wip/fjord:
## router_extended
module router_extended #(
  parameter B2_LAT_BIN  = 1, B2_LAT_DEC  = 8, B2_LAT_DUO  = 6,
  parameter B10_LAT_DEC = 1, B10_LAT_BIN = 6, B10_LAT_DUO = 6,
  parameter B12_LAT_DUO = 1, B12_LAT_BIN = 6, B12_LAT_DEC = 8
)(
  input  wire        clk,
  input  wire        rst,
  input  wire        start,
  input  wire [2:0]  cond_sel,
  input  wire [3:0]  opcode,
  input  wire [15:0] op_a,
  input  wire [15:0] op_b,
  output reg         busy,
  output reg         done,
  output reg  [31:0] result
);
  localparam [1:0] ROUTE_SENTINEL = 2'd3;
  wire [1:0] forced_target = (cond_sel <= 3'd2) ? cond_sel[1:0] : ROUTE_SENTINEL;
  wire [1:0] full_router_target =
      (opcode <= 4'd2)   ? 2'd0 :
      (opcode <= 4'd5) ? 2'd1 :
                                  2'd2;
  localparam [1:0] DUO_FALLBACK_TARGET = (B10_LAT_DUO <= B2_LAT_DUO) ? 2'd1 : 2'd0;
  wire [1:0] router_210_target =
      (opcode <= 4'd2)   ? 2'd0 :
      (opcode <= 4'd5) ? 2'd1 :
                                  DUO_FALLBACK_TARGET;
  wire [1:0] routed_target =
      (forced_target != ROUTE_SENTINEL) ? forced_target :
      (cond_sel == 3'd3) ? full_router_target :
      (cond_sel == 3'd4) ? router_210_target :
                           full_router_target;  
  reg  start_b2, start_b10, start_b12;
  wire busy_b2, done_b2;   wire [31:0] res_b2;
  wire busy_b10, done_b10; wire [31:0] res_b10;
  wire busy_b12, done_b12; wire [31:0] res_b12;
  base2_alu #(.LAT_BIN(B2_LAT_BIN), .LAT_DEC(B2_LAT_DEC), .LAT_DUO(B2_LAT_DUO)) u_b2(
    .clk(clk), .rst(rst), .start(start_b2), .opcode(opcode), .a(op_a), .b(op_b),
    .busy(busy_b2), .done(done_b2), .result(res_b2)
  );
  base10_alu #(.LAT_DEC(B10_LAT_DEC), .LAT_BIN(B10_LAT_BIN), .LAT_DUO(B10_LAT_DUO)) u_b10(
    .clk(clk), .rst(rst), .start(start_b10), .opcode(opcode), .a(op_a), .b(op_b),
    .busy(busy_b10), .done(done_b10), .result(res_b10)
  );
  base12_alu #(.LAT_DUO(B12_LAT_DUO), .LAT_BIN(B12_LAT_BIN), .LAT_DEC(B12_LAT_DEC)) u_b12(
    .clk(clk), .rst(rst), .start(start_b12), .opcode(opcode), .a(op_a), .b(op_b),
    .busy(busy_b12), .done(done_b12), .result(res_b12)
  );
  localparam S_IDLE=0, S_WAIT=1;
  ...
clock: 8.16 ns
lec_check: 0
cap_margin: 10
cell_pad_in_sites_detail_placement: 2
cell_pad_in_sites_global_placement: 3
core_aspect_ratio: 0.58
core_margin: 5
core_utilization: 40
cts_cluster_diameter: 395
gpl_routability_driven: 0
max_routing_layer: met5
place_density: 0.79
setup_slack_margin: 2.31
slew_margin: 40
run.sh (not shown) runs the stock make flow with config.mk's settings and CLKGATE_MAP_FILE=.
> inputs changed (wip/fjord -> wip/lagoon)
Settings: a change of CAP_MARGIN from 10 to 20; a deleted SETUP_SLACK_MARGIN that had been 2.31; a deleted CELL_PAD_IN_SITES_GLOBAL_PLACEMENT that had been 3; a deleted MAX_ROUTING_LAYER that had been met5; a change of SLEW_MARGIN from 40 to 20; a deleted GPL_ROUTABILITY_DRIVEN that had been 0; a change of CORE_UTILIZATION from 40 to 61; a deleted CELL_PAD_IN_SITES_DETAIL_PLACEMENT that had been 2; a deleted CORE_ASPECT_RATIO that had been 0.58; a deleted CTS_CLUSTER_DIAMETER that had been 395; a deleted PLACE_DENSITY that had been 0.79; a change of CORE_MARGIN from 5 to 2; a change of the clock period (ns, I/O delays scaled along) from 8.16 to 4.95.
--- outcome ---
Although wip/lagoon finished all stages, its layout failed final checks on negative setup slack.
wip/lagoon vs wip/fjord — latest clock arrival within the worst-skew pair dropped 0.02 ns.
The lower number of buffers and inverters on the critical path of wip/lagoon and wip/fjord is in wip/fjord.
The setup slack of wip/lagoon is smaller than that of wip/fjord.
Compared with wip/fjord, power in wip/lagoon increased by more than half.
Here is what was changed in the inputs of wip/umber compared with wip/lagoon.
Settings: changing CORE_UTILIZATION from 61 to 40; setting HOLD_SLACK_MARGIN to 0.2 for the first time; setting CORE_ASPECT_RATIO to 0.83 for the first time; changing SLEW_MARGIN from 20 to 10; changing the clock period (ns, I/O delays scaled along) from 4.95 to 10.0.
## What came out
wip/umber ran to completion and came out clean on the timing, design-rule and antenna checks.
Final checks on wip/lagoon, whose flow otherwise completed, came back failing, citing negative setup slack.
Looking at total detailed-routing wirelength, wip/umber sits below wip/lagoon.
Higher via count of the first global-routing pass goes to wip/lagoon over wip/umber.
Higher number of rows in the core area was reported by wip/umber, not wip/lagoon.
There was hardly any difference in clock distribution area overhead in the final layout between wip/lagoon and wip/umber.
Relative to wip/lagoon, wip/umber improves hold slack.
Worst path arrival time was lower in the run labelled wip/lagoon.
The final reports for wip/umber and wip/lagoon show slack of the worst reg-to-reg path higher in the former.
wip/umber: combinational power lower than wip/lagoon
Comparing wip/umber and wip/lagoon, delay of the slowest cell on the worst path is higher on wip/umber.
[inputs] wip/raven vs wip/umber
Settings: an added TNS_END_PERCENT of 20; an added SETUP_SLACK_MARGIN of 0.06; an added MAX_ROUTING_LAYER of met4; an added PLACE_DENSITY of 0.79; an added CTS_CLUSTER_SIZE of 98; an added ABC_AREA of 1; a deleted HOLD_SLACK_MARGIN that had been 0.2; a change of CORE_ASPECT_RATIO from 0.83 to 0.5; an added CTS_CLUSTER_DIAMETER of 381; a change of CORE_UTILIZATION from 40 to 46; a change of CORE_MARGIN from 2 to 7.
Notes after the runs:
- [wip/raven] setup slack rose 0.56 ns relative to wip/umber
- Comparing wire length for wip/raven and wip/umber, the bigger number came from wip/raven.
- wip/umber and wip/raven ended up with roughly the same clock network power share.
- wip/raven vs. wip/umber: worst vdd rail ir drop +28%; Yosys chip area +8.1%.
diff inputs: wip/raven => wip/ember
Settings: a deleted CTS_CLUSTER_SIZE that had been 98; a change of PLACE_DENSITY from 0.79 to 0.37; a change of CORE_MARGIN from 7 to 2; a deleted SETUP_SLACK_MARGIN that had been 0.06; an added GPL_ROUTABILITY_DRIVEN of 0; an added HOLD_SLACK_MARGIN of 0.2; a deleted ABC_AREA that had been 1; a deleted TNS_END_PERCENT that had been 20; a change of CORE_UTILIZATION from 46 to 70; a change of CORE_ASPECT_RATIO from 0.5 to 1.68; a deleted CTS_CLUSTER_DIAMETER that had been 381.
[summary]
- Relative to wip/raven, worst setup slack decreased by 0.46 ns in wip/ember.
- First-iteration DRC count (higher): wip/raven
- Re worst path arrival time: wip/raven was lower than wip/ember.
- Diff wip/raven -> wip/ember | mux contribution to synthesized area | increase of 2.5 points
- Wire: wip/ember routes less than wip/raven
- [compare] base=wip/raven new=wip/ember: remaining antenna violation count after routing level; design area moved down; combinational share of cell area moved up; fraction of synthesized cell area in xor and xnor cells moved up.
- Measured against wip/ember, the yosys stat chip area of wip/raven comes out at 1.08 times the reference value.

---

Setup of job 3221:
Starting RTL as in the previous note.
Settings: LEC_CHECK=0, ABC_AREA=1, CAP_MARGIN=15, CELL_PAD_IN_SITES_GLOBAL_PLACEMENT=0, CORE_ASPECT_RATIO=1.81, CORE_MARGIN=2, CORE_UTILIZATION=72, CTS_CLUSTER_DIAMETER=255, CTS_CLUSTER_SIZE=32, GPL_ROUTABILITY_DRIVEN=1, MAX_ROUTING_LAYER=met4, MIN_ROUTING_LAYER=met1, PLACE_DENSITY=0.65, SETUP_SLACK_MARGIN=-0.0, SLEW_MARGIN=40; clock period 2.14 ns.
4_1_cts: job 3221 exited with error
> inputs changed (job 3221 -> job 1588)
- an added HOLD_SLACK_MARGIN of 0.29
- a change of CORE_ASPECT_RATIO from 1.81 to 1.75
- a deleted MAX_ROUTING_LAYER that had been met4
- an added PLACE_DENSITY_LB_ADDON of 0.1
- a deleted PLACE_DENSITY that had been 0.65
- a change of CORE_UTILIZATION from 72 to 70
- a change of CAP_MARGIN from 15 to 20
- a change of CTS_CLUSTER_SIZE from 32 to 15
- a change of the clock period (ns, I/O delays scaled along) from 2.14 to 6.71
Findings:
Job 3221 did not make it past 4_1_cts, where a tool error ended it. Job 1588 did not finish: a tool error stopped it during 5_1_grt. Looking only at HPWL reported at the end of detailed placement, and setting everything else aside, the lower value of job 1588 and job 3221 goes to job 1588. [compare] base=job 3221 new=job 1588: placed standard-cell area dropped 11%; core area now larger; die height did not really move; die span in x rose 4.0 um. Area fraction in compound gates came out exactly the same in job 1588 and job 3221. Area of the mapped netlist: job 3221 vs job 1588 identical.
Relative to job 1588, the following input files were edited for job 756:
- HOLD_SLACK_MARGIN no longer set, was 0.29
- CAP_MARGIN now 15, was 20
- MAX_ROUTING_LAYER now met4, previously not set
- PLACE_DENSITY_LB_ADDON no longer set, was 0.1
- CORE_UTILIZATION now 65, was 70
- CTS_CLUSTER_SIZE no longer set, was 15
- ABC_AREA no longer set, was 1
- CORE_ASPECT_RATIO now 1.81, was 1.75
- the clock period (ns, I/O delays scaled along) now 2.23, was 6.71
--- outcome ---
- Job 1588 did not finish; a tool error ended it in 5_1_grt.
- In the summary table, job 756 is marked failed, with error GRT-0116 raised in 5_1_grt.
- The higher count of standard-cell rows of job 756 and job 1588 is in job 756.
- Min area of placed instances across job 756 and job 1588: job 1588
- Row xor and xnor fraction of the mapped netlist area: job 756 higher / job 1588 lower
- In job 756 relative to job 1588, width of the chip had gone down slightly.
- Going from job 1588 to job 756, post-CTS setup-driven buffer insertion count grows by 35.
- [compare] base=job 1588 new=job 756: synthesized-area fraction occupied by and/or/nand/nor cells shrank by 9.1 points, detailed-placement wirelength estimate shrank by 0.34%.
Power and IR drop assume default switching activity.
